--- design/flow/constraint.sdc ---
create_clock -name core_clock -period 14.9 [get_ports {clk}]
set_input_delay 2.9800 -clock core_clock [delete_from_list [all_inputs] [get_ports {clk}]]
set_output_delay 2.9800 -clock core_clock [all_outputs]
set_load 0.01 [all_outputs]
--- design/flow/design.v ---
module conv(clk,rst,clear,w_w,w_in,if_w,if_in,out);
 input	clk;
 input	rst;
 input	clear;
 input	w_w;
 input	if_w;	
 input [16-1:0] w_in;
 input [16-1:0] if_in;
 output signed [16*2+1:0]out;
 wire signed [16*2:0]out1;
 reg signed [16-1:0] weight [2:0];
 reg signed [16-1:0] feature [2:0];
 always@(posedge rst  or posedge clk)
begin
if(rst)
begin
weight[0]<=16'd0;
weight[1]<=16'd0;
weight[2]<=16'd0;
feature[0]<=16'd0;
feature[1]<=16'd0;
feature[2]<=16'd0;
end
else if(clear)
begin
weight[0]<=16'd0;
weight[1]<=16'd0;
weight[2]<=16'd0;
feature[0]<=16'd0;
feature[1]<=16'd0;
feature[2]<=16'd0;
end
else
begin
if(w_w==1'b1 )
begin
weight[0]<=weight[1];
weight[1]<=weight[2];
weight[2]<=w_in;
end
if(if_w==1'b1 )
begin
feature[0]<=feature[1];
feature[1]<=feature[2];
feature[2]<=if_in;
end
end
end
assign out1 = weight[2]*feature[2]+weight[1]*feature[1]+weight[0]*feature[0];
assign out  ={out1[32],out1};
endmodule
module sat_adder(in0, in1, in2, sum);
input  signed[33:0]	in0, in1, in2;
output signed[15:0]	sum;
wire signed[35:0]temp=(in0+in1+in2);
assign sum=($signed(temp)>$signed(36'd255))?16'd255:($signed(temp)<$signed(36'd0))?16'd0:temp[15:0];
endmodule
module Controller (clk, rst, ROM_IF_A, ROM_W_A, ROM_IF_OE, ROM_W_OE, RAM_A, 
					RAM_WE, RAM_OE, sel_if, sel_w, clear, done);
  parameter INIT    = 3'b000,READ_W=3'b001,WRITE=3'b010,READ_C=3'b011,READ_9=3'b100,Done=3'b101;
  input         clk;
  input         rst;
  output reg [19:0] ROM_IF_A, ROM_W_A;
  output reg		ROM_IF_OE, ROM_W_OE;
  output reg [19:0] RAM_A;
  output reg		RAM_WE;
  output reg		RAM_OE;
  output reg [2:0]  sel_if, sel_w;
  output reg		clear;
  output reg 		done;
  reg	[2:0] tsel_if, tsel_w;
  reg   [2:0]  state,n_state;
  reg	[19:0] column;
  reg   [19:0]  row;
  reg   [3:0]	counter;
always@(posedge clk or posedge rst)begin 
if(rst)
	state<=INIT;
else
	state<=n_state;
end
always@(posedge clk or posedge rst)begin 
  if(rst)begin
    counter<=4'd0;
  end
else if(state==READ_W && counter==4'd9)
      counter<=4'd0;
  else if(state==READ_W)
     counter<=counter+4'd1;
  else if(state==READ_C)
     counter<=counter+4'd1;
  else if(state==READ_9)
     counter<=counter+4'd1;
  else if(state==WRITE || state==INIT)
     counter<=4'd0;
end
always@(*)begin 
    if(state==INIT)begin
    sel_w=3'b0;
      sel_if=3'b0;
end
else if(state==READ_W)
	begin
if(counter==4'd0)begin
                  sel_w=3'b000;
		  sel_if=3'b000;
              end
else  if(counter==4'd1)begin
  			sel_w=3'b001;
		  sel_if=3'b001;
end
else if(counter==4'd2)begin
  			sel_w=3'b001;
		  sel_if=3'b001;
end
else if(counter==4'd3)begin
  			sel_w=3'b001;
		  sel_if=3'b001;
end
else   if(counter==4'd4)begin
                  sel_w=3'b010;
		  sel_if=3'b010;
              end
else   if(counter==4'd5)begin
                  sel_w=3'b010;
		  sel_if=3'b010;
              end
else   if(counter==4'd6)begin
                  sel_w=3'b010;
		  sel_if=3'b010;
              end
else  if(counter==4'd7)begin
                  sel_w=3'b100;
	          sel_if=3'b100;
              end
else  if(counter==4'd8)begin
                  sel_w=3'b100;
	          sel_if=3'b100;
              end
else  if(counter==4'd9)begin
                  sel_w=3'b100;
	          sel_if=3'b100;
              end
else begin
 	           sel_w=3'b100;
	          sel_if=3'b100;
    end
end
else if(state==READ_C)
	begin
          if(counter==4'd0)begin
                  sel_if=3'b000;
	            sel_w=3'b000;
              end
         else if(counter==4'd1)begin
                  sel_if=3'b001;
			sel_w=3'b000;
              end
         else if(counter==4'd2)begin
                  sel_if=3'b010;
			sel_w=3'b000;
              end
	 else if(counter==4'd3)begin
                  sel_if=3'b100;
			sel_w=3'b000;
              end
else  begin
			sel_if=3'b100;
			sel_w=3'b000;
end
    end
else if(state==READ_9)begin
if(counter==4'd0)begin
                  sel_w=3'b000;
		  sel_if=3'b000;
              end
else  if(counter==4'd1)begin
  			sel_w=3'b000;
		  sel_if=3'b001;
end
else if(counter==4'd2)begin
  			sel_w=3'b000;
		  sel_if=3'b001;
end
else if(counter==4'd3)begin
  			sel_w=3'b000;
		  sel_if=3'b001;
end
else   if(counter==4'd4)begin
                  sel_w=3'b000;
		  sel_if=3'b010;
              end
else   if(counter==4'd5)begin
                  sel_w=3'b000;
		  sel_if=3'b010;
              end
else   if(counter==4'd6)begin
                  sel_w=3'b000;
		  sel_if=3'b010;
              end
else  if(counter==4'd7)begin
                  sel_w=3'b000;
	          sel_if=3'b100;
              end
else  if(counter==4'd8)begin
                  sel_w=3'b000;
	          sel_if=3'b100;
              end
else  if(counter==4'd9)begin
                  sel_w=3'b000;
	          sel_if=3'b100;
              end
else begin
sel_w=3'b000;
	          sel_if=3'b100;
end
end
	else if(state==WRITE)
   begin
	          sel_if=3'b000;
                  sel_w=3'b000;
    end
     else
begin
		sel_if=3'b000;
                  sel_w=3'b000;
end
end
always@(*)begin 
if(state==INIT)
RAM_A=20'd0;
if(column==20'd0)
RAM_A=(row<<8)+column;
else
RAM_A=(row<<8)+(column-20'd2);
end
always@(*)begin 
if(state==INIT)
ROM_IF_A=20'd0;
 else   if(state==READ_W)begin
   if(counter==4'd0)begin
    ROM_IF_A=(row<<8)+(row<<1)+column;
   end
  else if(counter==4'd1)begin
    ROM_IF_A=(row<<8)+(row<<1)+(column+20'd1);
   end
   else if(counter==4'd2)begin
    ROM_IF_A=(row<<8)+(row<<1)+(column+20'd2);
   end
   else if(counter==4'd3)begin
    ROM_IF_A=((row+20'd1)<<8)+((row+20'd1)<<1)+column;
   end
    else if(counter==4'd4)begin
    ROM_IF_A=((row+20'd1)<<8)+((row+20'd1)<<1)+(column+20'd1);
   end
    else if(counter==4'd5)begin
    ROM_IF_A=((row+20'd1)<<8)+((row+20'd1)<<1)+(column+20'd2);
   end
    else if(counter==4'd6)begin
    ROM_IF_A=((row+20'd2)<<8)+((row+20'd2)<<1)+column;
   end
    else if(counter==4'd7)begin
    ROM_IF_A=((row+20'd2)<<8)+((row+20'd2)<<1)+(column+20'd1);
   end
    else if(counter==4'd8)begin
    ROM_IF_A=((row+20'd2)<<8)+((row+20'd2)<<1)+(column+20'd2);
   end
    else if(counter==4'd9)begin
    ROM_IF_A=((row+20'd2)<<8)+((row+20'd2)<<1)+(column+20'd2);
   end
else ROM_IF_A=((row+20'd2)<<8)+((row+20'd2)<<1)+(column+20'd2);
   end
   else if(state==READ_9)begin
    if(counter==4'd0)begin
    ROM_IF_A=(row<<8)+(row<<1)+column;
   end
  else if(counter==4'd1)begin
    ROM_IF_A=(row<<8)+(row<<1)+(column+20'd1);
   end
   else if(counter==4'd2)begin
    ROM_IF_A=(row<<8)+(row<<1)+(column+20'd2);
   end
   else if(counter==4'd3)begin
    ROM_IF_A=((row+20'd1)<<8)+((row+20'd1)<<1)+column;
   end
    else if(counter==4'd4)begin
    ROM_IF_A=((row+20'd1)<<8)+((row+20'd1)<<1)+(column+20'd1);
   end
    else if(counter==4'd5)begin
    ROM_IF_A=((row+20'd1)<<8)+((row+20'd1)<<1)+(column+20'd2);
   end
    else if(counter==4'd6)begin
    ROM_IF_A=((row+20'd2)<<8)+((row+20'd2)<<1)+column;
   end
    else if(counter==4'd7)begin
    ROM_IF_A=((row+20'd2)<<8)+((row+20'd2)<<1)+(column+20'd1);
   end
    else if(counter==4'd8)begin
    ROM_IF_A=((row+20'd2)<<8)+((row+20'd2)<<1)+(column+20'd2);
   end
    else if(counter==4'd9)begin
    ROM_IF_A=((row+20'd2)<<8)+((row+20'd2)<<1)+(column+20'd2);
   end
else ROM_IF_A=((row+20'd2)<<8)+((row+20'd2)<<1)+(column+20'd2);
    end   
   else if(state==READ_C)begin
          if(counter==4'd0)begin
             ROM_IF_A=(row<<8)+(row<<1)+column;
          end
         else if(counter==4'd1)begin
             ROM_IF_A=((row+20'd1)<<8)+((row+20'd1)<<1)+column;
          end
         else if(counter==4'd2)begin
             ROM_IF_A=((row+20'd2)<<8)+((row+20'd2)<<1)+column;
          end
	 else if(counter==4'd3)begin
             ROM_IF_A=((row+20'd2)<<8)+((row+20'd2)<<1)+column;
          end
         else
 ROM_IF_A=((row+20'd2)<<8)+((row+20'd2)<<1)+column;
   end
else
ROM_IF_A=20'd0;
end
always@(*)begin 
   if(state==INIT)
ROM_W_A=20'd0;
 else   if(state==READ_W)begin
          if(counter==4'd0)begin
             ROM_W_A=20'd0;
              end
         else if(counter==4'd1)begin
             ROM_W_A=20'd1;
              end
         else if(counter==4'd2)begin
             ROM_W_A=20'd2;
              end
         else if(counter==4'd3)begin
             ROM_W_A=20'd3;
              end
         else if(counter==4'd4)begin
             ROM_W_A=20'd4;
              end
         else if(counter==4'd5)begin
             ROM_W_A=20'd5;
              end
         else if(counter==4'd6)begin
             ROM_W_A=20'd6;
              end
         else if(counter==4'd7)begin
             ROM_W_A=20'd7;
              end
         else if(counter==4'd8)begin
             ROM_W_A=20'd8;
              end
	else if(counter==4'd9)begin
	ROM_W_A=20'd8;
	end
else ROM_W_A=20'd8;
    end   
else
ROM_W_A=20'd0;
end
always@(posedge clk or posedge rst)begin 
  if(rst)begin
     column<=20'd0;
	 row<=20'd0;
  end
else if (column==20'd0 && state==WRITE)
begin
column<=column+20'd3;
end
  else if(state==WRITE && column==20'd257)begin
        column<=20'd0;
        row<=row+20'd1;
   end
  else if(state==WRITE)
   column<=column+20'd1;
  else if(state==READ_C)
  row<=row;
end
always@(*)begin 
  case(state)
       INIT:begin
            n_state=READ_W;
end
       READ_W:begin
                  if(counter==4'd9)
                     n_state=WRITE;
                  else
                     n_state=READ_W;
              end
       READ_C:begin
                  if(counter==4'd3)
                     n_state=WRITE;
                  else
                     n_state=READ_C;
              end
       READ_9:begin
                  if(counter==4'd9)
                     n_state=WRITE;
                  else
                     n_state=READ_9;
              end
       WRITE:begin
                  if(column==20'd257&&row==20'd255)
                     n_state=Done;
                  else if(column==20'd257)
                     n_state=READ_9;
                  else
                     n_state=READ_C;
              end
       Done:n_state=INIT;    
 default:n_state=Done;
endcase
end
always@(*)begin  
case(state)
INIT:begin
	ROM_IF_OE=1'b0;
	ROM_W_OE=1'b0;
	RAM_WE=1'b0;
	RAM_OE=1'b0;
	clear=1'b0;
	done=1'b0;
	end
READ_W:begin
        ROM_IF_OE=1'b1;
	ROM_W_OE=1'b1;
	RAM_WE=1'b0;
	RAM_OE=1'b0;
	clear=1'b0;
	done=1'b0;
      end
WRITE:begin
      ROM_IF_OE=1'b0;
	ROM_W_OE=1'b0;
	RAM_WE=1'b1;
	RAM_OE=1'b0;
	clear=1'b0;
	done=1'b0;
	end
READ_C:begin
      ROM_IF_OE=1'b1;
	ROM_W_OE=1'b0;
	RAM_WE=1'b0;
	RAM_OE=1'b0;
	clear=1'b0;
	done=1'b0;
	end
READ_9:begin
      ROM_IF_OE=1'b1;
	ROM_W_OE=1'b0;
	RAM_WE=1'b0;
	RAM_OE=1'b0;
	clear=1'b0;
	done=1'b0;
	end
Done:begin
      ROM_IF_OE=1'b0;
	ROM_W_OE=1'b0;
	RAM_WE=1'b0;
	RAM_OE=1'b0;
	clear=1'b0;
	done=1'b1;
	end
default:begin
	ROM_IF_OE=1'b0;
	ROM_W_OE=1'b0;
	RAM_WE=1'b0;
	RAM_OE=1'b0;
	clear=1'b0;
	done=1'b0;
	end
endcase
end
endmodule
`timescale 1ns/10ps
module system (clk, rst, ROM_IF_Q, ROM_W_Q, RAM_Q, ROM_IF_A, ROM_W_A,
  ROM_IF_OE, ROM_W_OE, RAM_A, RAM_WE, RAM_OE, RAM_D, done);
  input         clk;
  input         rst;
  input  [15:0] ROM_IF_Q, ROM_W_Q;
  input  [15:0] RAM_Q;
  output [19:0] ROM_IF_A, ROM_W_A;
  output		ROM_IF_OE, ROM_W_OE;
  output [19:0] RAM_A;
  output        RAM_WE;
  output        RAM_OE;
  output [15:0] RAM_D;
  output        done;
  wire [2:0]  sel_if, sel_w;
  wire 		  clear;
  wire [33:0]	out0, out1, out2;
  conv conv1 (
  .clk(clk), .rst(rst), .clear(clear), .w_w(sel_w[0]), .w_in(ROM_W_Q), .if_w(sel_if[0]), .if_in(ROM_IF_Q), .out(out0));
  conv conv2 (
  .clk(clk), .rst(rst), .clear(clear), .w_w(sel_w[1]), .w_in(ROM_W_Q), .if_w(sel_if[1]), .if_in(ROM_IF_Q), .out(out1));
  conv conv3 (
  .clk(clk), .rst(rst), .clear(clear), .w_w(sel_w[2]), .w_in(ROM_W_Q), .if_w(sel_if[2]), .if_in(ROM_IF_Q), .out(out2));
  sat_adder a1 (
  .in0(out0), .in1(out1), .in2(out2), .sum(RAM_D));
  Controller c1(
  .clk(clk), .rst(rst), .ROM_IF_A(ROM_IF_A), .ROM_W_A(ROM_W_A), .ROM_IF_OE(ROM_IF_OE),
  .ROM_W_OE(ROM_W_OE), .RAM_A(RAM_A), .RAM_WE(RAM_WE), .RAM_OE(RAM_OE), .sel_if(sel_if),
  .sel_w(sel_w), .clear(clear), .done(done));
endmodule
--- design/flow/config.mk ---
export PLATFORM = sky130hd
export DESIGN_NAME = system
export DESIGN_NICKNAME = system
export VERILOG_FILES = /design/flow/design.v
export SDC_FILE = /design/flow/constraint.sdc
export NUM_CORES = 4
export LEC_CHECK = 0
export CAP_MARGIN = 20
export CELL_PAD_IN_SITES_DETAIL_PLACEMENT = 0
export CORE_MARGIN = 2
export CORE_UTILIZATION = 71
export CTS_CLUSTER_DIAMETER = 107
export CTS_CLUSTER_SIZE = 82
export MAX_ROUTING_LAYER = met4
export MIN_ROUTING_LAYER = met1
export SETUP_SLACK_MARGIN = -1.01
export SLEW_MARGIN = 20
export TNS_END_PERCENT = 85
--- design/flow/run.sh ---
#!/bin/bash
# the make line also repeats each setting of config.mk as NAME=value (left out here)
make -C /OpenROAD-flow-scripts/flow DESIGN_CONFIG=/design/flow/config.mk WORK_HOME=/design/flow/orfs CLKGATE_MAP_FILE= finish
==> results of run 1 <==
[cell type report]
class / instances / area, µm² / area share
flip-flops and latches: 338 / 8530 / 0.0617
multi-input cells: 9416 / 102000 / 0.735
inverters: 3036 / 11400 / 0.0825
well taps: 2218 / 2780 / 0.0201
clock buffers: 37 / 893 / 0.00646
repair buffers: 1594 / 12500 / 0.0902
diodes: 32 / 80.1 / 0.000579
clock inverters: 24 / 419 / 0.00303
[routing by layer]
layer  up-vias  share of wire
li1      42453              -
met3      1491          0.092
met2      5062           0.48
met4         0          0.070
met5         -              0
met1     50169           0.36
[through the flow]
stage / hold WS, ns / TNS (ns) / total power, µW / area [µm²]
final: 0.444 / -24.92 / 2480 / 138000
after global routing: 0.434 / -28.03 / 2550 / 138000
after CTS: 0.433 / -23.20 / 2470 / 137000
after detailed placement: 0.410 / -25.84 / 1360 / 135000
after global placement: 0.411 / -23.59 / 1350 / 135000
after floorplan: 0.414 / -8.36 / 1160 / 122000
[what timing repair did]
action,4_1_cts,5_1_grt
pin swaps,87,69
gates resized,197,102
endpoints found under the setup margin,8,8
setup buffers,32,24
==> changes_impl.md, run 1 <==
### Metrics

- Critical path depth in cells: between 50 and 60
- Yosys warns: 4
- MaxCap Viol Count: 0
- Mapped cell area: 121000 µm²
- Sequential Power: approximately 930 µW
- Final WS setup: -3.16 ns
- Post-route ant nets: 0
- Max power group: the clock network
- Setup crit end kind: output pin
- Yosys top cell by area: fa_1
- Final Max Slew Viols: 0
- Grt met2 use: 0.695
- Flip-flops with a built-in enable: 0
- Iteration tally of the first detailed-router pass: 7
- Reg clk slew, reported paths: around 0.1 ns
- Cell row count: roughly 150
- P_int: 1640 µW
- VDD IR max: around 0.000077 V
- CTS Sinks: between 300 and 400
- CTS Root Cell: clkbuf_16
- Core region area: ~170000 µm²
- Critical path class: flop to output pin
- Reg power frac: 0.374
- WL/cell: roughly 22 µm
- Post-synth seq share: 0.0696
- Die height: around 420 µm
- Largest delay share family, worst path: adder cells
- Post-layout net count: approximately 18000
- Final hold violations: 0
- Die outline area: about 170000 µm²
- Hold/Removal Path Class: flop to flop
- Post-DP HPWL: between 300 and 400 mm
- Ys cells: around 13000
- Inst Count DP: between 15000 and 20000
- Number of global-route vias before repair: around 110k
- DRC: 0
- P_sw: around 840 µW
- Comb pwr share: 0.177
- Mean Syn Cell Area: approximately 9.2 µm²
- Crit share post-route: 1.21
- M1 GR Usage: 0.532
- CTS Buf Count: 34
- GP Congestion: 1.03
- Top cell by count, worst path: fa_1
- Top-count cell post-synth: inv_1
- Mux frac, synth: 0.0274
- H-tree depth: 2
- Blocking Checks: negative setup slack
- Biggest area cells: fa_1 (43%), ha_1 (11%), inv_1 (9.4%), dfrtp_1 (6.9%), and2_1 (5.3%)
- FF-to-FF End: conv3.feature[0][5]$_DFFE_PP0P_
- GRT Total Usage: 0.439
- Vias: 99175
- Layout Cells excl Fill: about 17000
- Clk_skew: 0.0568 ns
- Pre-CTS setup slack: -3.26 ns
- Pleak: 0.0698 µW
- Adder-cell area share of the yosys netlist: 0.539
- Crit path DAT: ~15 ns
- Clk pwr: between 1000 and 1500 µW
- Synth top cells by count: inv_1 (3027), fa_1 (2608), nand2_1 (1446)
- Simple Share, Synth: 0.141
- Ys flop type: dfrtp_1
- Largest type area fraction: 0.430
- XOR Share, Synth: 0.0444
- Hold Path Depth: 0
- Critical Path RT: between 10 and 15 ns
- Clock latency (worst-skew pair): around 0.69 ns
- Ys flops: around 340
- CTS Buffer Depth: 3
- Hold Crit Start: c1.state[4]$_DFF_PP0_
- First-pass GRT wire length: 576 mm
- Slowest stage delay, CP: between 0.5 and 0.6 ns
- Crit path buf inv count: 16
- 1st-iter DRT viols: ~8500
- Top Usage Layer GRT: met2
- Slew headroom: 0.177
- CTS tree: yes
- Final WL: 364 mm
- Post-synth cell types: 99
- Critical Path Source: conv2.feature[2][5]$_DFFE_PP0P_
- Power density over the cells: between 15 and 20 nW/µm²
- Max Clk Rate: ~55 MHz
- Top logic family: adder cells
- Initial antenna violation count: 19
- Mapped Cells: about 13000
- Input/output buffers: approximately 89
- Area Growth Syn to Fin: 13.8%
- R2R Path Start: c1.counter[0]$_DFFE_PP0P_
- Worst Reg2Reg Path Length in Cells: 12
- Tool Warnings: 84
- Post-route minimum period: approximately 18 ns
- Post-synth ARST share: 1.00
- RSZ-0062 raised after global routing: true
- Pin count of the biggest net entering global routing: between 60 and 70
- FF-to-FF setup slack: ~10 ns
- Count of final setup violators: 8
- Init Core Util: 0.716
- Switching Share: 0.338
- Critical Path End: RAM_D[1]
- M3 GR Usage: 0.0806
- Via density: approximately 5.9
- Worst Tran Pin Value: 1.23 ns
- Slowest cell on crit path: fa_1
- Die width: between 400 and 500 µm
- Yosys chip area: 121000 µm²
- FILL cells: roughly 10000
- Cts hold-fix bufs: 0
- AND-OR/OR-AND Cells, Area Fraction: 0.0701
- WHS Endpoint: c1.state[0]$_DFF_PP1_
- Power share of the clock group: 0.448
- Comb pwr: about 440 µW
- Worst setup SP type: flop
- Number of I/O pins: between 100 and 150
- Total gr overflow: 0
- Status: complete, but fails checks
- Final core occ: 0.815
- Worst-path maximum fanout: 7
==> run 2, diff against run 1 <==
ABC_AREA = 1   (was default)
CELL_PAD_IN_SITES_DETAIL_PLACEMENT = default   (was 0)
CORE_UTILIZATION = 72   (was 71)
CTS_CLUSTER_DIAMETER = default   (was 107)
CTS_CLUSTER_SIZE = default   (was 82)
MAX_ROUTING_LAYER = default   (was met4)
MIN_ROUTING_LAYER = default   (was met1)
PLACE_DENSITY_LB_ADDON = 0.18   (was default)
SETUP_SLACK_MARGIN = 2.99   (was -1.01)
TNS_END_PERCENT = default   (was 85)
clock period = 11.9 ns   (was 14.9 ns; I/O delays follow)
==> run 2 against run 1 <==
Against the previous run:
- the run now fails in 5_1_grt
- synthesized area grew 2.0%
- synthesized cell count grew 16%
- die size grew 0.56%
==> changes_impl.md, run 2 <==
### Physical design

- Status: stopped before the end (was complete, but fails checks)
- Failed at: 5_1_grt
- Tool error: [ERROR GRT-0116] Global routing finished with congestion. Check the congestion regions in the DRC Viewer.
- Mapped cell area: 124000 µm² (was 121000 µm²)
- Biggest area cells: fa_1 (42%), inv_1 (14%), ha_1 (11%), nand2_1 (10%), dfrtp_1 (6.8%) (was fa_1 (43%), ha_1 (11%), inv_1 (9.4%), dfrtp_1 (6.9%), and2_1 (5.3%))
- Mux frac, synth: 0.00996 (was 0.0274)
- Input/output buffers: 89 (unchanged)
- Core region area: 171000 µm² (was 170000 µm²)
- Largest type area fraction: 0.421 (was 0.430)
- CTS Buf Count: 49 (was 34)
- Mapped Cells: 15397 (was 13217)
- Top logic family: adder cells (unchanged)
- CTS Root Cell: clkbuf_16 (unchanged)
- Total gr overflow: 8
- Init Core Util: 0.723 (was 0.716)
- Post-DP HPWL: 368 mm (was 303 mm)
- H-tree depth: 2 (unchanged)
- XOR Share, Synth: 0.0402 (was 0.0444)
- Flip-flops with a built-in enable: 0 (unchanged)
- Ys cells: 15397 (was 13217)
- Placed cell areas: 139000 µm² (was 135000 µm²)
- GP Congestion: 1.11 (was 1.03)
- Die height: 419 µm (was 418 µm)
- Ys flop type: dfrtp_1 (unchanged)
- Yosys warns: 4 (unchanged)
- GRT Total Usage: 0.650
- Yosys chip area: 124000 µm² (was 121000 µm²)
- Die outline area: 175000 µm² (was 174000 µm²)
- Simple Share, Synth: 0.132 (was 0.141)
- Number of I/O pins: 131 (unchanged)
- Die width: 419 µm (was 418 µm)
- AND-OR/OR-AND Cells, Area Fraction: 0.0633 (was 0.0701)
- CTS Sinks: 338 (unchanged)
- Adder-cell area share of the yosys netlist: 0.528 (was 0.539)
- Mean Syn Cell Area: 8.05 µm² (was 9.19 µm²)
- Post-synth seq share: 0.0683 (was 0.0696)
- Ys flops: 338 (unchanged)
- Cell row count: 152 (was 151)
- Top-count cell post-synth: inv_1 (unchanged)
- Post-synth ARST share: 1.00 (unchanged)
- Yosys top cell by area: fa_1 (unchanged)
- Synth top cells by count: inv_1 (4474), nand2_1 (3362), fa_1 (2608) (was inv_1 (3027), fa_1 (2608), nand2_1 (1446))
- Post-synth cell types: 68 (was 99)
- CTS Buffer Depth: 3 (unchanged)
run 2: per-layer routing:
| layer | GRT usage | overflow |
|---|---|---|
| met1 | 0.667 | 1 |
| met2 | 0.863 | 1 |
| met3 | 0.434 | 6 |
| met4 | 0.615 | 0 |
| met5 | 0.127 | 0 |
run 2: through the flow:
stage | setup WS [ns] | std cells
floorplan | -2.50 | 15421
global placement | -4.03 | 18864
detailed placement | -4.38 | 18864
CTS | -3.96 | 19105
run 2: repair_timing:
action	CTS
endpoints found under the setup margin	17
pin swaps	304
gates resized	736
gates cloned	2
hold buffers	0
buffers inserted	152
==> run 3, diff against run 2 <==
ABC_AREA = default   (was 1)
CORE_UTILIZATION = 40   (was 72)
PLACE_DENSITY_LB_ADDON = default   (was 0.18)
SETUP_SLACK_MARGIN = default   (was 2.99)
clock period = 16.2 ns   (was 11.9 ns; I/O delays follow)
==> run 3 against run 2 <==
Against the previous run:
- the layout now fails its checks (negative setup slack)
- synthesized area down 1.9%
- die size is 76% higher
- synthesized cell count shrank 14%
==> changes_impl.md, run 3 <==
### Metrics

- Post-route ant nets: 0
- Inst Count DP: 18350 (was 18864)
- Simple Share, Synth: 0.141 (was 0.132)
- Hold Path Depth: 0
- Comb gate area: about 100000 µm²
- Post-route minimum period: 18.30 ns
- Crit path DAT: around 15 ns
- Core region area: 303000 µm² (was 171000 µm²)
- Die width: 555 µm (was 419 µm)
- CTS Buf Count: 51 (was 49)
- MaxCap Viol Count: 0
- Post-layout net count: between 15000 and 20000
- Slowest stage delay, CP: just under 0.6 ns
- Slew headroom: 0.202
- Crit path buf inv count: 18
- Total chip power: ~2500 µW
- Count of final setup violators: 8
- Crit share post-route: 1.13
- Worst setup SP type: flop
- Layout Cells excl Fill: 18510
- CTS tree: yes
- Reg clk slew, reported paths: about 0.060 ns
- Blocking Checks: negative setup slack
- FF-to-FF setup slack: around 11 ns
- Reg power frac: 0.339
- Worst Tran Pin Value: roughly 1.2 ns
- Mapped Cells: 13217 (was 15397)
- Die outline area: 308000 µm² (was 175000 µm²)
- Die height: 555 µm (was 419 µm)
- Total gr overflow: 0
- P_sw: a little under 800 µW
- Status: complete, but fails checks (was stopped before the end)
- CTS Buffer Depth: 3 (unchanged)
- Worst Reg2Reg Path Length in Cells: 11
- Ys flops: 338 (unchanged)
- Ys cells: 13217 (was 15397)
- XOR Share, Synth: 0.0444 (was 0.0402)
- Via density: approximately 5.0
- R2R Path Start: c1.counter[1]$_DFFE_PP0P_
- Adder-cell area share of the yosys netlist: 0.539 (was 0.528)
- Hold Crit Start: c1.state[4]$_DFF_PP0_
- DRC: 0
- Critical Path RT: between 10 and 15 ns
- WL/cell: 18.8 µm
- GRT Total Usage: 0.232
- RSZ-0062 raised after global routing: true
- Power density over the cells: roughly 18 nW/µm²
- Clk pwr: 1280 µW
- Comb pwr: ~390 µW
- Tool Warnings: ~80
- Power share of the clock group: 0.505
- Post-synth cell types: 99 (was 68)
- Top-count cell post-synth: inv_1 (unchanged)
- Final WL: approximately 350 mm
- Flip-flops with a built-in enable: 0 (unchanged)
- Vias: approximately 93000
- CTS Root Cell: clkbuf_16 (unchanged)
- Ys flop type: dfrtp_1 (unchanged)
- Number of global-route vias before repair: 97958
- Mean Syn Cell Area: 9.19 µm² (was 8.05 µm²)
- GP Congestion: 0.931 (was 1.11)
- VDD IR max: roughly 0.000087 V
- Area Growth Syn to Fin: 16.3%
- Pleak: ~0.070 µW
- Critical path class: flop to output pin
- Clock latency (worst-skew pair): a little over 0.7 ns
- P_int: roughly 1800 µW
- Comb pwr share: 0.155
- First-pass GRT wire length: approximately 560 mm
- Slowest cell on crit path: or4_4
- Critical Path Source: conv2.feature[2][5]$_DFFE_PP0P_
- Largest delay share family, worst path: adder cells
- Yosys chip area: 121000 µm² (was 124000 µm²)
- Final hold violations: 0
- Post-synth ARST share: 1.00 (unchanged)
- Input/output buffers: 89 (unchanged)
- Placed cell areas: 138000 µm² (was 139000 µm²)
- Pre-CTS setup slack: -2.32 ns (was -4.38 ns)
- WHS Endpoint: c1.state[0]$_DFF_PP1_
- Yosys top cell by area: fa_1 (unchanged)
- Switching Share: 0.307
- AND-OR/OR-AND Cells, Area Fraction: 0.0701 (was 0.0633)
- CTS Sinks: 338 (unchanged)
- 1st-iter DRT viols: 5969
- Final WS setup: -2.10 ns
- Setup crit end kind: output pin
- Top logic family: adder cells (unchanged)
- H-tree depth: 2 (unchanged)
- Clk_skew: 0.0548 ns
- Worst-path maximum fanout: 6
- Max Clk Rate: between 50 and 60 MHz
- Iteration tally of the first detailed-router pass: 5
- Mapped cell area: 121000 µm² (was 124000 µm²)
- FILL cells: 29000
- Synth top cells by count: inv_1 (3027), fa_1 (2608), nand2_1 (1446) (was inv_1 (4474), nand2_1 (3362), fa_1 (2608))
- Post-DP HPWL: 297 mm (was 368 mm)
- Sequential Power: between 800 and 900 µW
- Final Max Slew Viols: 0
- Max power group: the clock network
- Number of I/O pins: 131 (unchanged)
- Cell area after layout: ~140000 µm²
- Post-synth seq share: 0.0696 (was 0.0683)
- Initial antenna violation count: 14
- Critical Path End: RAM_D[6]
- FF-to-FF End: conv3.feature[1][12]$_DFFE_PP0P_
- Init Core Util: 0.401 (was 0.723)
- Top cell by count, worst path: fa_1
- Hold/Removal Path Class: flop to flop
- Biggest area cells: fa_1 (43%), ha_1 (11%), inv_1 (9.4%), dfrtp_1 (6.9%), and2_1 (5.3%) (was fa_1 (42%), inv_1 (14%), ha_1 (11%), nand2_1 (10%), dfrtp_1 (6.8%))
- Cell row count: 202 (was 152)
- Yosys warns: 4 (unchanged)
- FF+latch area: about 8500 µm²
- Largest type area fraction: 0.430 (was 0.421)
- Mux frac, synth: 0.0274 (was 0.00996)
- Critical path depth in cells: between 50 and 60
- Final Hold Slack: about 0.39 ns
- Pin count of the biggest net entering global routing: roughly 63
- Cts hold-fix bufs: 0 (unchanged)
[run 3: cell type report]
type	instances	area share
Antenna cell	18	0.000319
Multi-Input combinational cell	9416	0.719
Clock inverter	27	0.00306
Inverter	3036	0.0807
Timing Repair Buffer	1631	0.0911
Tap cell	3978	0.0352
Sequential cell	338	0.0604
Clock buffer	66	0.00986
[run 3: metrics by stage]
stage          utilization  TNS [ns]
6_report             0.467    -16.65
5_1_grt              0.467    -20.96
4_1_cts              0.466    -16.36
3_5_place_dp         0.456    -18.52
3_3_place_gp         0.456    -18.30
2_1_floorplan            -   -0.0650
[run 3: repair_timing]
item                                   in CTS  in global routing
endpoints found under the hold margin       0                  0
setup endpoints to repair                   8                  8
pin swaps                                 133                 58
setup buffers                              44                 10
gates resized                             263                 43
[run 3: metal layers]
metal	part of all wire	up-vias	track usage
met5	0.00013	-	0
met1	0.43	47391	0.314
met4	0.038	6	0.0786
met2	0.48	2380	0.389
met3	0.050	500	0.0215
li1	-	42557	-
==> run 4, diff against run 3 <==
ABC_AREA = 0   (was default)
CELL_PAD_IN_SITES_GLOBAL_PLACEMENT = 0   (was default)
CORE_ASPECT_RATIO = 0.58   (was default)
CORE_MARGIN = 8   (was 2)
CORE_UTILIZATION = 55   (was 40)
PLACE_DENSITY = 0.8   (was default)
SETUP_SLACK_MARGIN = -0.37   (was default)
TNS_END_PERCENT = 80   (was default)
clock period = 19.7 ns   (was 16.2 ns; I/O delays follow)
==> run 4 against run 3 <==
Against the previous run:
- largest cell class unchanged
- global-route usage is 7.8 points higher
- utilization rose by 13 points
- combinational power down 27%
- clock power fell by 27%
- still fails the layout checks on negative setup slack
- sequential share of layout area increased by 0.53 points
==> changes_impl.md, run 4 <==
### Metrics

- MaxCap Viol Count: 0 (unchanged)
- Core region area: 220000 µm² (was 303000 µm²)
- Clk_skew: 0.0629 ns (was 0.0548 ns)
- Post-synth seq share: 0.0696 (unchanged)
- Switching Share: 0.310 (was 0.307)
- Pin count of the biggest net entering global routing: 101 (was 63)
- Placed cell areas: 128000 µm² (was 138000 µm²)
- Biggest area cells: fa_1 (43%), ha_1 (11%), inv_1 (9.4%), dfrtp_1 (6.9%), and2_1 (5.3%) (unchanged)
- Area Growth Syn to Fin: 7.14% (was 16.3%)
- Pleak: 0.0646 µW (was 0.0702 µW)
- WL met3: 66.5 mm (was 17.4 mm)
- Hold/Removal Path Class: flop to flop (unchanged)
- CTS Root Cell: clkbuf_16 (unchanged)
- Post-DP HPWL: 307 mm (was 297 mm)
- Number of I/O pins: 131 (unchanged)
- FF-to-FF End: conv3.feature[0][3]$_DFFE_PP0P_ (was conv3.feature[1][12]$_DFFE_PP0P_)
- Synth top cells by count: inv_1 (3027), fa_1 (2608), nand2_1 (1446) (unchanged)
- Count of final setup violators: 8 (unchanged)
- M1 WL: 154 mm (was 149 mm)
- CTS Sinks: 338 (unchanged)
- Number of global-route vias before repair: 96330 (was 97958)
- Yosys chip area: 121000 µm² (unchanged)
- Adder-cell area share of the yosys netlist: 0.539 (unchanged)
- Mux frac, synth: 0.0274 (unchanged)
- CTS Buf Count: 43 (was 51)
- Via density: 5.73 (was 5.02)
- Ys flops: 338 (unchanged)
- Critical Path End: RAM_D[6] (unchanged)
- WHS Endpoint: c1.state[0]$_DFF_PP1_ (unchanged)
- Input/output buffers: 89 (unchanged)
- Post-layout net count: 17134 (was 18190)
- Slowest stage delay, CP: 0.58 ns (about the same)
- Crit path buf inv count: 14 (was 18)
- Final hold violations: 0 (unchanged)
- Critical Path Source: conv2.weight[1][10]$_DFFE_PP0P_ (was conv2.feature[2][5]$_DFFE_PP0P_)
- Yosys warns: 4 (unchanged)
- Setup crit end kind: output pin (unchanged)
- Ys cells: 13217 (unchanged)
- Uppermost layer routed: met5 (unchanged)
- Blocking Checks: negative setup slack (unchanged)
- WL/cell: 22.1 µm (was 18.8 µm)
- Clock latency (worst-skew pair): 0.69 ns (was 0.72 ns)
- Total gr overflow: 0 (unchanged)
- XOR Share, Synth: 0.0444 (unchanged)
- Critical path depth in cells: 55 (was 56)
- Iteration tally of the first detailed-router pass: 7 (was 5)
- R2R Path Start: c1.counter[0]$_DFFE_PP0P_ (was c1.counter[1]$_DFFE_PP0P_)
- Power share of the clock group: 0.486 (was 0.505)
- Comb pwr: 286 µW (was 393 µW)
- Mapped Cells: 13217 (unchanged)
- Final WS setup: -0.468 ns (was -2.10 ns)
- Max Clk Rate: 49.6 MHz
- Flip-flops with a built-in enable: 0 (unchanged)
- Top logic family: adder cells (unchanged)
- Reg clk slew, reported paths: 0.07 ns (was 0.06 ns)
- Top-count cell post-synth: inv_1 (unchanged)
- Cell row count: 131 (was 202)
- Reg power frac: 0.366 (was 0.339)
- Status: complete, but fails checks (unchanged)
- Simple Share, Synth: 0.141 (unchanged)
- H-tree depth: 2 (unchanged)
- Hold Crit Start: c1.state[4]$_DFF_PP0_ (unchanged)
- Top cell by count, worst path: fa_1 (unchanged)
- Worst-path maximum fanout: 15 (was 6)
- Post-route ant nets: 0 (unchanged)
- Die height: 374 µm (was 555 µm)
- Critical Path RT: 15.76 ns (was 12.96 ns)
- Final Max Slew Viols: 0 (unchanged)
- DRC: 0 (unchanged)
- Yosys top cell by area: fa_1 (unchanged)
- Mapped cell area: 121000 µm² (unchanged)
- Worst setup SP type: flop (unchanged)
- P_sw: 598 µW (was 776 µW)
- Total chip power: 1930 µW (was 2530 µW)
- Clk pwr: 939 µW (was 1280 µW)
- DR WL met2: 132 mm (was 168 mm)
- Ys flop type: dfrtp_1 (unchanged)
- Power density over the cells: 14.9 nW/µm² (was 17.9 nW/µm²)
- GRT Total Usage: 0.310 (was 0.232)
- Mean Syn Cell Area: 9.19 µm² (unchanged)
- Comb pwr share: 0.148 (was 0.155)
- FF-to-FF setup slack: 14.70 ns (was 11.32 ns)
- Post-route minimum period: between 20 and 25 ns
- Largest delay share family, worst path: adder cells (unchanged)
- Slew headroom: 0.0485 (was 0.202)
- 1st-iter DRT viols: 11087 (was 5969)
- Largest type area fraction: 0.430 (unchanged)
- First-pass GRT wire length: 570 mm (was 558 mm)
- AND-OR/OR-AND Cells, Area Fraction: 0.0701 (unchanged)
- Cell area after layout: 130000 µm² (was 141000 µm²)
- CTS Buffer Depth: 3 (unchanged)
- Max power group: the clock network (unchanged)
- Hold Path Depth: 0 (unchanged)
- Init Core Util: 0.553 (was 0.401)
- Sequential Power: 708 µW (was 859 µW)
- Vias: 93936 (was 92834)
- Crit path DAT: 16.23 ns (was 15.06 ns)
- CTS tree: yes (unchanged)
- Post-synth ARST share: 1.00 (unchanged)
- FILL cells: 18204 (was 29000)
- RSZ-0062 raised after global routing: true (unchanged)
- Initial antenna violation count: 11 (was 14)
- Slowest cell on crit path: or4_4 (unchanged)
- Die width: 633 µm (was 555 µm)
- Die outline area: 237000 µm² (was 308000 µm²)
- Tool Warnings: 83 (was 82)
- Crit share post-route: 1.02 (was 1.13)
- GP Congestion: 1.07 (was 0.931)
- Worst Reg2Reg Path Length in Cells: 12 (was 11)
- Cts hold-fix bufs: 0 (unchanged)
- Critical path class: flop to output pin (unchanged)
- P_int: 1330 µW (was 1750 µW)
- Worst Tran Pin Value: 1.42 ns (was 1.17 ns)
- Post-synth cell types: 99 (unchanged)
- VDD IR max: 0.0000650 V (was 0.0000867 V)
- Final WL: 362 mm (was 348 mm)
## run 4: what timing repair did
action                                  CTS  global route
resized                                  74            72
cloned                                    0             0
endpoints found under the setup margin    7             8
endpoints found under the hold margin     0             0
pin swaps                                 3            14
setup buffers                             0             7
## run 4: cell type report
class	count	area, µm²	share of cell area
Antenna cell	12	30.0	0.000231
Clock buffer	51	1150	0.00881
Clock inverter	28	433	0.00333
Inverter	3036	11400	0.0876
Multi-Input combinational cell	9416	100000	0.770
Sequential cell	338	8550	0.0657
Tap cell	2926	3660	0.0281
Timing Repair Buffer	583	4680	0.0359
## run 4: through the flow
step	utilization	std cells	setup WS, ns	hold WS, ns	TNS, ns
6_report	0.593	16390	-0.468	0.450	-2.54
5_1_grt	0.592	16379	-0.931	0.451	-6.22
4_1_cts	0.591	16372	-0.364	0.445	-2.36
3_5_place_dp	0.583	16293	-0.0512	0.430	-0.118
3_3_place_gp	0.583	16293	0.139	0.422	0
2_1_floorplan	-	13241	2.16	0.414	0
## run 4: metal layers
layer	vias up	track usage
li1	40462	-
met1	46634	0.472
met2	6224	0.385
met3	608	0.156
met4	8	0.0694
met5	-	0.00687
==> run 5, diff against run 4 <==
ABC_AREA = 1   (was 0)
CELL_PAD_IN_SITES_GLOBAL_PLACEMENT = default   (was 0)
CORE_ASPECT_RATIO = default   (was 0.58)
CORE_MARGIN = 2   (was 8)
CORE_UTILIZATION = 68   (was 55)
CTS_CLUSTER_DIAMETER = 391   (was default)
PLACE_DENSITY = 0.36   (was 0.8)
SETUP_SLACK_MARGIN = default   (was -0.37)
TNS_END_PERCENT = default   (was 80)
clock period = 7.72 ns   (was 19.7 ns; I/O delays follow)
==> run 5 against run 4 <==
Against the previous run:
- the run now fails in 5_1_grt
- die size down 22%
- synthesized cell count up 16%
- synthesized area up 2.0%
==> changes_impl.md, run 5 <==
### Physical design

- Status: stopped before the end (was complete, but fails checks)
- Failed at: 5_1_grt
- Tool error: [ERROR GRT-0116] Global routing finished with congestion. Check the congestion regions in the DRC Viewer.
- Synth top cells by count: inv_1 (4474), nand2_1 (3362), fa_1 (2608) (was inv_1 (3027), fa_1 (2608), nand2_1 (1446))
- Init Core Util: 0.685 (was 0.553)
- Total gr overflow: approximately 2600
- H-tree depth: 2 (unchanged)
- Yosys warns: 4 (unchanged)
- Core region area: 181000 µm² (was 220000 µm²)
- Mux frac, synth: 0.00996 (was 0.0274)
- Ys flops: 338 (unchanged)
- Mapped cell area: 124000 µm² (was 121000 µm²)
- Cell row count: 156 (was 131)
- Yosys top cell by area: fa_1 (unchanged)
- Post-synth cell types: 68 (was 99)
- Die outline area: 186000 µm² (was 237000 µm²)
- Number of I/O pins: 131 (unchanged)
- Ys flop type: dfrtp_1 (unchanged)
- Mapped Cells: 15397 (was 13217)
- Pre-CTS setup slack: -7.81 ns (was -0.0512 ns)
- GP Congestion: 1.08 (was 1.07)
- Input/output buffers: 89 (unchanged)
- CTS Buffer Depth: 3 (unchanged)
- AND-OR/OR-AND Cells, Area Fraction: 0.0633 (was 0.0701)
- Post-synth seq share: 0.0683 (was 0.0696)
- CTS Sinks: 338 (unchanged)
- Ys cells: 15397 (was 13217)
- GRT Total Usage: 0.756
- Flip-flops with a built-in enable: 0 (unchanged)
- CTS Root Cell: clkbuf_16 (unchanged)
- CTS Buf Count: 49 (was 43)
- Largest type area fraction: 0.421 (was 0.430)
- Yosys chip area: 124000 µm² (was 121000 µm²)
- Cts hold-fix bufs: 0 (unchanged)
- Die height: 431 µm (was 374 µm)
- Biggest area cells: fa_1 (42%), inv_1 (14%), ha_1 (11%), nand2_1 (10%), dfrtp_1 (6.8%) (was fa_1 (43%), ha_1 (11%), inv_1 (9.4%), dfrtp_1 (6.9%), and2_1 (5.3%))
- Simple Share, Synth: 0.132 (was 0.141)
- Top logic family: adder cells (unchanged)
- Mean Syn Cell Area: 8.05 µm² (was 9.19 µm²)
- Post-synth ARST share: 1.00 (unchanged)
- Die width: 431 µm (was 633 µm)
- Post-DP HPWL: 390 mm (was 307 mm)
- XOR Share, Synth: 0.0402 (was 0.0444)
- Adder-cell area share of the yosys netlist: 0.528 (was 0.539)
- Top-count cell post-synth: inv_1 (unchanged)
==> run 5: what timing repair did <==
| item | 4_1_cts |
|---|---|
| pin swaps | 193 |
| cloned | 0 |
| endpoints found under the setup margin | 16 |
| gates resized | 486 |
| buffers inserted | 95 |
==> run 5: per-layer routing <==
layer,track usage,overflow
met1,0.763,485
met5,0.463,59
met2,0.908,1045
met3,0.619,440
met4,0.699,598
==> run 5: per-stage QoR <==
step	setup TNS (ns)	instances	power [µW]	cell area, µm²	hold WS, ns
after floorplan	-46.78	15421	1850	125000	0.414
after global placement	-58.20	19370	1920	143000	0.361
after detailed placement	-62.21	19370	1930	143000	0.401
after CTS	-58.77	19554	4540	147000	0.410
==> run 6, diff against run 5 <==
CELL_PAD_IN_SITES_DETAIL_PLACEMENT = 0   (was default)
CELL_PAD_IN_SITES_GLOBAL_PLACEMENT = 2   (was default)
CORE_ASPECT_RATIO = 0.5   (was default)
CORE_MARGIN = 5   (was 2)
CORE_UTILIZATION = 28   (was 68)
CTS_CLUSTER_DIAMETER = 67   (was 391)
CTS_CLUSTER_SIZE = 91   (was default)
GPL_ROUTABILITY_DRIVEN = 0   (was default)
HOLD_SLACK_MARGIN = 0.11   (was default)
MAX_ROUTING_LAYER = met5   (was default)
MIN_ROUTING_LAYER = met1   (was default)
PLACE_DENSITY = default   (was 0.36)
SETUP_SLACK_MARGIN = 0.9   (was default)
SLEW_MARGIN = 30   (was 20)
TNS_END_PERCENT = 85   (was default)
clock period = 17.6 ns   (was 7.72 ns; I/O delays follow)
==> run 6 against run 5 <==
Against the previous run:
- the run now finishes clean
- synthesized cell count unchanged
- die size up 150%
- synthesized area unchanged
==> changes_impl.md, run 6 <==
### Metrics

- Critical Path End: RAM_D[5]
- Hold Crit Start: c1.state[4]$_DFF_PP0_
- Reg clk slew, reported paths: ~0.090 ns
- Power share of the clock group: 0.557
- Power density over the cells: about 13 nW/µm²
- Core region area: 440000 µm² (was 181000 µm²)
- Slowest stage delay, CP: 0.62 ns
- Max power group: the clock network
- Area Growth Syn to Fin: 17.1%
- CTS Root Cell: clkbuf_16 (unchanged)
- Die height: 480 µm (was 431 µm)
- FILL cells: 47108
- Pleak: roughly 0.080 µW
- Comb gate area: just under 100000 µm²
- Critical Path RT: roughly 14 ns
- Critical path class: flop to output pin
- 1st-iter DRT viols: between 5000 and 6000
- Yosys top cell by area: fa_1 (unchanged)
- Top logic family: adder cells (unchanged)
- Comb pwr: 58.4 µW
- Post-DP HPWL: 377 mm (was 390 mm)
- Total chip power: about 1900 µW
- Mapped cell area: 124000 µm² (unchanged)
- Clock latency (worst-skew pair): 0.70 ns
- Cts hold-fix bufs: 0 (unchanged)
- Post-synth cell types: 68 (unchanged)
- GRT Total Usage: 0.195
- Final Max Slew Viols: 0
- Initial antenna violation count: 33
- Die outline area: 457000 µm² (was 186000 µm²)
- Yosys chip area: 124000 µm² (unchanged)
- WHS Endpoint: c1.state[0]$_DFF_PP1_
- FF+latch area: about 8500 µm²
- P_int: 1310 µW
- Crit path DAT: 13.90 ns
- Top-count cell post-synth: inv_1 (unchanged)
- Final hold violations: 0
- Final core occ: 0.330
- Hold/Removal Path Class: flop to flop
- Critical path depth in cells: 65
- CTS tree: yes
- Post-synth seq share: 0.0683 (unchanged)
- Cell row count: 172 (was 156)
- MaxCap Viol Count: 0
- AND-OR/OR-AND Cells, Area Fraction: 0.0633 (unchanged)
- Ys cells: 15397 (unchanged)
- Count of final setup violators: 0
- Iteration tally of the first detailed-router pass: 5
- P_sw: ~570 µW
- Placed cell areas: 141000 µm² (was 143000 µm²)
- FF-to-FF End: conv3.feature[1][0]$_DFFE_PP0P_
- Post-layout net count: 20108
- Clk_skew: about 0.040 ns
- Largest type area fraction: 0.421 (unchanged)
- Mux frac, synth: 0.00996 (unchanged)
- CTS Sinks: 338 (unchanged)
- R2R Path Start: c1.counter[1]$_DFFE_PP0P_
- Simple Share, Synth: 0.132 (unchanged)
- Number of global-route vias before repair: between 100k and 150k
- Worst Reg2Reg Path Length in Cells: 16
- Cell area after layout: ~150000 µm²
- Ys flop type: dfrtp_1 (unchanged)
- Adder-cell area share of the yosys netlist: 0.528 (unchanged)
- Mean Syn Cell Area: 8.05 µm² (unchanged)
- Synth top cells by count: inv_1 (4474), nand2_1 (3362), fa_1 (2608) (unchanged)
- Critical Path Source: conv2.weight[2][11]$_DFFE_PP0P_
- FF-to-FF setup slack: about 13 ns
- Largest delay share family, worst path: adder cells
- Clk pwr: approximately 1100 µW
- Reg power frac: 0.412
- WL/cell: 19.4 µm
- Worst-path maximum fanout: 7
- XOR Share, Synth: 0.0402 (unchanged)
- Setup crit end kind: output pin
- Vias: roughly 100000
- RSZ-0062 raised after global routing: true
- Final WS setup: around 0.18 ns
- Tool Warnings: roughly 81
- CTS Buf Count: 44 (was 49)
- Post-route ant nets: 0
- Yosys warns: 4 (unchanged)
- Die width: 951 µm (was 431 µm)
- Crit share post-route: 0.990
- Ys flops: 338 (unchanged)
- DRC: 0
- H-tree depth: 2 (unchanged)
- First-pass GRT wire length: approximately 680 mm
- Post-synth ARST share: 1.00 (unchanged)
- Number of I/O pins: 131 (unchanged)
- Comb pwr share: 0.031
- Status: timing/DRC/antenna clean (was stopped before the end)
- VDD IR max: between 0.00006 and 0.00007 V
- Switching Share: 0.302
- Slew headroom: 0.268
- Max Clk Rate: approximately 57 MHz
- Biggest area cells: fa_1 (42%), inv_1 (14%), ha_1 (11%), nand2_1 (10%), dfrtp_1 (6.8%) (unchanged)
- Post-route minimum period: roughly 17 ns
- Input/output buffers: 89 (unchanged)
- Init Core Util: 0.282 (was 0.685)
- Via density: between 4 and 5
- Pin count of the biggest net entering global routing: roughly 91
- Mapped Cells: 15397 (unchanged)
- Total gr overflow: 0
- Worst setup SP type: flop
- Sequential Power: just under 800 µW
- Crit path buf inv count: 19
- Flip-flops with a built-in enable: 0 (unchanged)
- Top cell by count, worst path: fa_1
- Pre-CTS setup slack: -0.789 ns (was -7.81 ns)
- Hold Path Depth: 0
- Slowest cell on crit path: fa_1
- Worst Tran Pin Value: 1.09 ns
- Final WL: ~430 mm
- CTS Buffer Depth: 3 (unchanged)
==> run 6: area by class of cell <==
| class | count | area share |
|---|---|---|
| Multi-Input combinational cell | 9897 | 0.672 |
| Inverter | 4493 | 0.116 |
| Timing Repair Buffer | 1618 | 0.0904 |
| Sequential cell | 338 | 0.0587 |
| Tap cell | 5916 | 0.0510 |
| Clock buffer | 48 | 0.00776 |
| Clock inverter | 33 | 0.00319 |
| Antenna cell | 12 | 0.000207 |
==> run 6: layer usage <==
metal	vias to the layer above	GRT usage	share of wire
li1	46416	-	-
met1	49781	0.277	0.48
met2	1481	0.326	0.46
met3	300	0.0226	0.039
met4	26	0.0285	0.017
met5	-	0	0.00041
==> run 6: timing repair <==
| action | CTS | global route |
|---|---|---|
| setup buffers | 38 | 27 |
| setup endpoints to repair | 8 | 8 |
| gates resized | 263 | 158 |
| pin swaps | 77 | 87 |
==> run 6: through the flow <==
| step | TNS, ns | hold slack (ns) | cells |
|---|---|---|---|
| final | 0 | 0.440 | 22355 |
| after global routing | -5.05 | 0.448 | 22344 |
| after CTS | -0.138 | 0.442 | 22315 |
| after detailed placement | -5.52 | 0.431 | 22196 |
| after global placement | -6.03 | 0.427 | 22196 |
| after floorplan | 0 | 0.414 | 15421 |
==> run 7, diff against run 6 <==
ABC_AREA = default   (was 1)
CELL_PAD_IN_SITES_DETAIL_PLACEMENT = default   (was 0)
CELL_PAD_IN_SITES_GLOBAL_PLACEMENT = default   (was 2)
CORE_ASPECT_RATIO = default   (was 0.5)
CORE_MARGIN = 2   (was 5)
CORE_UTILIZATION = 72   (was 28)
CTS_CLUSTER_DIAMETER = 40   (was 67)
CTS_CLUSTER_SIZE = default   (was 91)
GPL_ROUTABILITY_DRIVEN = default   (was 0)
HOLD_SLACK_MARGIN = default   (was 0.11)
MAX_ROUTING_LAYER = default   (was met5)
MIN_ROUTING_LAYER = default   (was met1)
PLACE_DENSITY = 0.35   (was default)
SETUP_SLACK_MARGIN = 3.63   (was 0.9)
SLEW_MARGIN = 20   (was 30)
TNS_END_PERCENT = 5   (was 85)
clock period = 13.0 ns   (was 17.6 ns; I/O delays follow)
==> run 7 against run 6 <==
Against the previous run:
- routed wire length down 16%
- largest cell class unchanged
- combinational power rose to 8.3 times the previous value
- synthesized cell count down 14%
- first-iteration DRC count up 72%
- sequential share of layout area up 0.18 points
- clock power rose to 2.5 times the previous value
- register-to-register slack worse by 5.1 ns
- critical endpoint is now RAM_D[1]
- the layout now fails its checks (negative setup slack)
- highest routed layer unchanged
- global-route usage up 24 points
- non-clock buffer count up 90
- count of clock-buffer cells in the layout up 50
==> changes_impl.md, run 7 <==
### Metrics

- Critical Path RT: 10.40 ns (was 14.08 ns)
- Clock latency (worst-skew pair): 0.79 ns (was 0.70 ns)
- Post-route minimum period: 17.73 ns
- Via density: 5.91 (was 4.38)
- Largest type area fraction: 0.430 (was 0.421)
- Status: complete, but fails checks (was timing/DRC/antenna clean)
- Max power group: the clock network (unchanged)
- Power share of the clock group: 0.629 (was 0.557)
- Worst Reg2Reg Path Length in Cells: 11 (was 16)
- Mean Syn Cell Area: 9.19 µm² (was 8.05 µm²)
- Max Clk Rate: between 50 and 60 MHz
- Reg power frac: 0.255 (was 0.412)
- FILL cells: 9619 (was 47108)
- Ys cells: 13217 (was 15397)
- Number of global-route vias before repair: 110287 (was 107964)
- Total gr overflow: 0 (unchanged)
- Initial antenna violation count: 21 (was 33)
- Post-synth cell types: 99 (was 68)
- XOR Share, Synth: 0.0444 (was 0.0402)
- Placed cell areas: 136000 µm² (was 141000 µm²)
- MaxCap Viol Count: 0 (unchanged)
- RSZ-0062 raised after global routing: true (unchanged)
- Post-DP HPWL: 305 mm (was 377 mm)
- Vias: 99942 (was 98004)
- CTS Sinks: 338 (unchanged)
- GP Congestion: 1.06
- Top cell by count, worst path: fa_1 (unchanged)
- Post-route ant nets: 0 (unchanged)
- Crit share post-route: 1.36 (was 0.990)
- Yosys top cell by area: fa_1 (unchanged)
- Worst setup SP type: flop (unchanged)
- Comb pwr share: 0.116 (was 0.031)
- First-pass GRT wire length: 587 mm (was 678 mm)
- Die height: 415 µm (was 480 µm)
- Reg clk slew, reported paths: 0.05 ns (was 0.09 ns)
- Switching Share: 0.299 (was 0.302)
- CTS Buffer Depth: 3 (unchanged)
- VDD IR max: 0.000108 V (was 0.0000638 V)
- Hold/Removal Path Class: flop to flop (unchanged)
- Cell area after layout: 141000 µm² (was 145000 µm²)
- Mapped cell area: 121000 µm² (was 124000 µm²)
- Hold Crit Start: c1.state[4]$_DFF_PP0_ (unchanged)
- Crit path DAT: 15.13 ns (was 13.90 ns)
- Init Core Util: 0.726 (was 0.282)
- Die width: 415 µm (was 951 µm)
- Clk_skew: 0.0512 ns (was 0.0405 ns)
- Yosys warns: 4 (unchanged)
- Slowest stage delay, CP: 0.59 ns (was 0.62 ns)
- Tool Warnings: 92 (was 81)
- Power density over the cells: 29.7 nW/µm² (was 13.0 nW/µm²)
- Post-synth seq share: 0.0696 (was 0.0683)
- Final Max Slew Viols: 0 (unchanged)
- Yosys chip area: 121000 µm² (was 124000 µm²)
- Critical path depth in cells: 59 (was 65)
- Cell row count: 150 (was 172)
- Pleak: 0.0716 µW (was 0.0798 µW)
- Ys flops: 338 (unchanged)
- WHS Endpoint: c1.state[0]$_DFF_PP1_ (unchanged)
- DRC: 0 (unchanged)
- Simple Share, Synth: 0.141 (was 0.132)
- Critical Path Source: conv2.feature[2][6]$_DFFE_PP0P_ (was conv2.weight[2][11]$_DFFE_PP0P_)
- Number of I/O pins: 131 (unchanged)
- Post-layout net count: 18310 (was 20108)
- Blocking Checks: negative setup slack
- Largest delay share family, worst path: adder cells (unchanged)
- CTS Root Cell: clkbuf_16 (unchanged)
- Pin count of the biggest net entering global routing: 132 (was 91)
- H-tree depth: 3 (was 2)
- Clk pwr: 2630 µW (was 1050 µW)
- Post-synth ARST share: 1.00 (unchanged)
- Ys flop type: dfrtp_1 (unchanged)
- P_sw: 1250 µW (was 569 µW)
- 1st-iter DRT viols: 9377 (was 5453)
- Top-count cell post-synth: inv_1 (unchanged)
- Critical Path End: RAM_D[1] (was RAM_D[5])
- Mux frac, synth: 0.0274 (was 0.00996)
- Critical path class: flop to output pin (unchanged)
- Final WS setup: -4.73 ns (was 0.176 ns)
- Setup crit end kind: output pin (unchanged)
- Sequential Power: 1070 µW (was 776 µW)
- Hold Path Depth: 0 (unchanged)
- Die outline area: 172000 µm² (was 457000 µm²)
- GRT Total Usage: 0.439 (was 0.195)
- Iteration tally of the first detailed-router pass: 7 (was 5)
- Synth top cells by count: inv_1 (3027), fa_1 (2608), nand2_1 (1446) (was inv_1 (4474), nand2_1 (3362), fa_1 (2608))
- FF-to-FF End: conv3.feature[1][1]$_DFFE_PP0P_ (was conv3.feature[1][0]$_DFFE_PP0P_)
- WL/cell: 21.7 µm (was 19.4 µm)
- Core region area: 167000 µm² (was 440000 µm²)
- Comb pwr: 484 µW (was 58.4 µW)
- Top logic family: adder cells (unchanged)
- Slowest cell on crit path: fa_2 (was fa_1)
- Crit path buf inv count: 16 (was 19)
- Mapped Cells: 13217 (was 15397)
- Slew headroom: 0.167 (was 0.268)
- Final hold violations: 0 (unchanged)
- FF-to-FF setup slack: 7.80 ns (was 12.90 ns)
- Count of final setup violators: 8 (was 0)
- AND-OR/OR-AND Cells, Area Fraction: 0.0701 (was 0.0633)
- CTS tree: yes (unchanged)
- Adder-cell area share of the yosys netlist: 0.539 (was 0.528)
- Input/output buffers: 89 (unchanged)
- Final WL: 367 mm (was 434 mm)
- R2R Path Start: c1.counter[0]$_DFFE_PP0P_ (was c1.counter[1]$_DFFE_PP0P_)
- Flip-flops with a built-in enable: 0 (unchanged)
- Worst-path maximum fanout: 7 (unchanged)
- P_int: 2940 µW (was 1310 µW)
- CTS Buf Count: 94 (was 44)
- Area Growth Syn to Fin: 16.0% (was 17.1%)
- Biggest area cells: fa_1 (43%), ha_1 (11%), inv_1 (9.4%), dfrtp_1 (6.9%), and2_1 (5.3%) (was fa_1 (42%), inv_1 (14%), ha_1 (11%), nand2_1 (10%), dfrtp_1 (6.8%))
- Worst Tran Pin Value: 1.24 ns (was 1.09 ns)
- Total chip power: 4190 µW (was 1880 µW)
## run 7: routing by layer
metal / wire length [µm] / global-route usage
met1: 130000 / 0.541
met2: 170000 / 0.696
met3: 38600 / 0.110
met4: 28000 / 0.282
met5: 218 / 0
## run 7: area by class of cell
class,count,area (µm²),area share
multi-input combinational,9416,101000,0.720
timing repair buffer,1708,13300,0.0941
inverter,3036,11400,0.0809
sequential,338,8520,0.0605
tap,2204,2760,0.0196
clock buffer,98,2400,0.0170
clock inverter,77,1080,0.00769
antenna,23,57.6,0.000409
## run 7: stage by stage
step | worst slack [ns] | std cells | TNS, ns | hold slack [ns] | util
4_1_cts | -4.62 | 16876 | -36.82 | 0.425 | 0.839
3_5_place_dp | -4.56 | 16681 | -36.33 | 0.414 | 0.814
5_1_grt | -5.23 | 16881 | -41.61 | 0.439 | 0.841
3_3_place_gp | -4.28 | 16681 | -34.19 | 0.406 | 0.814
6_report | -4.73 | 16900 | -37.54 | 0.441 | 0.842
2_1_floorplan | -2.57 | 13241 | -20.55 | 0.414 | -
## run 7: repair_timing
| action | in CTS | in global routing |
|---|---|---|
| buffers inserted | 20 | 1 |
| hold buffers | 0 | 0 |
| pin swaps | 66 | 32 |
| resized | 168 | 87 |
| endpoints found under the setup margin | 16 | 18 |
==> run 8, diff against run 7 <==
CORE_UTILIZATION = 68   (was 72)
CTS_CLUSTER_DIAMETER = default   (was 40)
CTS_CLUSTER_SIZE = 40   (was default)
MAX_ROUTING_LAYER = met4   (was default)
PLACE_DENSITY = default   (was 0.35)
SETUP_SLACK_MARGIN = -1.51   (was 3.63)
TNS_END_PERCENT = default   (was 5)
clock period = 15.3 ns   (was 13.0 ns; I/O delays follow)
==> run 8 against run 7 <==
Against the previous run:
- the layout still fails its checks (negative setup slack)
- sequential cell count unchanged
- critical path depth down 1
- first-iteration DRC count down 17%
- hold slack better by 0.032 ns
- power down 35%
- clock skew down 0.0045 ns
- design area down 2.1%
- count of clock-buffer cells in the layout down 35
==> changes_impl.md, run 8 <==
### Metrics

- Comb pwr: 413 µW (was 484 µW)
- GRT Total Usage: 0.416 (was 0.439)
- Core region area: 178000 µm² (was 167000 µm²)
- Critical Path End: RAM_D[7] (was RAM_D[1])
- Top cell by count, worst path: fa_1 (unchanged)
- Largest type area fraction: 0.430 (unchanged)
- Power share of the clock group: 0.517 (was 0.629)
- P_int: 1880 µW (was 2940 µW)
- Post-synth ARST share: 1.00 (unchanged)
- Reg power frac: 0.332 (was 0.255)
- Cts hold-fix bufs: 0 (unchanged)
- FILL cells: 12151 (was 9619)
- Post-DP HPWL: 301 mm (was 305 mm)
- Hold Path Depth: 0 (unchanged)
- Top logic family: adder cells (unchanged)
- Die outline area: 182000 µm² (was 172000 µm²)
- Die width: 427 µm (was 415 µm)
- Post-route minimum period: 18.43 ns
- R2R Path Start: c1.counter[3]$_DFFE_PP0P_ (was c1.counter[0]$_DFFE_PP0P_)
- Critical path class: flop to output pin (unchanged)
- Biggest area cells: fa_1 (43%), ha_1 (11%), inv_1 (9.4%), dfrtp_1 (6.9%), and2_1 (5.3%) (unchanged)
- Slowest cell on crit path: fa_1 (was fa_2)
- CTS Buf Count: 52 (was 94)
- Worst setup SP type: flop (unchanged)
- Sequential Power: 908 µW (was 1070 µW)
- Clk_skew: 0.0467 ns (was 0.0512 ns)
- Yosys chip area: 121000 µm² (unchanged)
- 1st-iter DRT viols: 7773 (was 9377)
- CTS Sinks: 338 (unchanged)
- Critical path depth in cells: 58 (was 59)
- Top-count cell post-synth: inv_1 (unchanged)
- Init Core Util: 0.682 (was 0.726)
- Number of global-route vias before repair: 105345 (was 110287)
- XOR Share, Synth: 0.0444 (unchanged)
- Mapped Cells: 13217 (unchanged)
- Total gr overflow: 0 (unchanged)
- WL/cell: 21.2 µm (was 21.7 µm)
- Tool Warnings: 91 (was 92)
- MaxCap Viol Count: 0 (unchanged)
- Yosys top cell by area: fa_1 (unchanged)
- Crit share post-route: 1.20 (was 1.36)
- Blocking Checks: negative setup slack (unchanged)
- CTS Buffer Depth: 3 (unchanged)
- Placed cell areas: 135000 µm² (was 136000 µm²)
- GP Congestion: 1.02 (was 1.06)
- Initial antenna violation count: 14 (was 21)
- Final WS setup: -3.13 ns (was -4.73 ns)
- Die height: 427 µm (was 415 µm)
- Iteration tally of the first detailed-router pass: 6 (was 7)
- Count of final setup violators: 8 (unchanged)
- Setup Total Neg Slack: -24.51 ns (was -37.54 ns)
- Mux frac, synth: 0.0274 (unchanged)
- Hold Crit Start: c1.state[4]$_DFF_PP0_ (unchanged)
- Area Growth Syn to Fin: 13.5% (was 16.0%)
- Final hold violations: 0 (unchanged)
- Max Clk Rate: 54.3 MHz
- Vias: 97627 (was 99942)
- AND-OR/OR-AND Cells, Area Fraction: 0.0701 (unchanged)
- Worst Reg2Reg Path Length in Cells: 10 (was 11)
- Number of I/O pins: 131 (unchanged)
- VDD IR max: 0.0000878 V (was 0.000108 V)
- Pin count of the biggest net entering global routing: 125 (was 132)
- Worst Tran Pin Value: 1.10 ns (was 1.24 ns)
- Synth top cells by count: inv_1 (3027), fa_1 (2608), nand2_1 (1446) (unchanged)
- Cell area after layout: 138000 µm² (was 141000 µm²)
- P_sw: 851 µW (was 1250 µW)
- FF-to-FF End: conv3.feature[1][2]$_DFFE_PP0P_ (was conv3.feature[1][1]$_DFFE_PP0P_)
- Reg clk slew, reported paths: 0.07 ns (was 0.05 ns)
- Via density: 5.80 (was 5.91)
- Power density over the cells: 19.8 nW/µm² (was 29.7 nW/µm²)
- Cell row count: 155 (was 150)
- Final Max Slew Viols: 0 (unchanged)
- Slew headroom: 0.270 (was 0.167)
- Mean Syn Cell Area: 9.19 µm² (unchanged)
- Comb pwr share: 0.151 (was 0.116)
- DRC: 0 (unchanged)
- FF-to-FF setup slack: 9.81 ns (was 7.80 ns)
- CTS tree: yes (unchanged)
- WHS Endpoint: c1.state[0]$_DFF_PP1_ (unchanged)
- Slowest stage delay, CP: 0.58 ns (was 0.59 ns)
- Final WL: 357 mm (was 367 mm)
- Post-layout net count: 18146 (was 18310)
- Simple Share, Synth: 0.141 (unchanged)
- CTS Root Cell: clkbuf_16 (unchanged)
- Post-synth seq share: 0.0696 (unchanged)
- Status: complete, but fails checks (unchanged)
- Worst-path maximum fanout: 5 (was 7)
- Post-synth cell types: 99 (unchanged)
- Setup crit end kind: output pin (unchanged)
- First-pass GRT wire length: 565 mm (was 587 mm)
- H-tree depth: 2 (was 3)
- Ys cells: 13217 (unchanged)
- Hold/Removal Path Class: flop to flop (unchanged)
- Switching Share: 0.311 (was 0.299)
- Input/output buffers: 89 (unchanged)
- Adder-cell area share of the yosys netlist: 0.539 (unchanged)
- Flip-flops with a built-in enable: 0 (unchanged)
- Clk pwr: 1410 µW (was 2630 µW)
- Ys flop type: dfrtp_1 (unchanged)
- RSZ-0062 raised after global routing: true (unchanged)
- Largest delay share family, worst path: adder cells (unchanged)
## run 8: final cells by class
class                   count  area [µm²]  area share
clock inverters            33         452     0.00328
diodes                     18        45.0    0.000327
multi-input cells        9416      101000       0.731
inverters                3036       11400      0.0827
clock buffers              63        1410      0.0103
flip-flops and latches    338        8490      0.0616
well taps                2355        2950      0.0214
repair buffers           1586       12300      0.0891
## run 8: repair_timing
action | 4_1_cts | 5_1_grt
gates resized | 23 | 209
gates cloned | 0 | 0
pin swaps | 6 | 80
endpoints found under the setup margin | 8 | 8
setup buffers | 1 | 15
endpoints found under the hold margin | 0 | 0
## run 8: routing by layer
layer | vias up | track usage | wire length [µm]
li1 | 42475 | - | -
met4 | 0 | 0.232 | 24100
met1 | 49625 | 0.515 | 134000
met5 | - | - | 0
met2 | 4347 | 0.654 | 171000
met3 | 1180 | 0.0666 | 28500
## run 8: per-stage QoR
| stage | utilization | hold WS, ns | setup WS, ns | power (µW) | instances |
|---|---|---|---|---|---|
| 4_1_cts | 0.769 | 0.464 | -3.54 | 2730 | 16816 |
| 5_1_grt | 0.774 | 0.470 | -3.57 | 2800 | 16836 |
| 3_5_place_dp | 0.758 | 0.454 | -3.11 | 1320 | 16720 |
| 2_1_floorplan | - | 0.414 | -1.36 | 1120 | 13241 |
| 3_3_place_gp | 0.758 | 0.437 | -2.85 | 1310 | 16720 |
| 6_report | 0.775 | 0.473 | -3.13 | 2730 | 16845 |
Power and IR drop assume default switching activity.
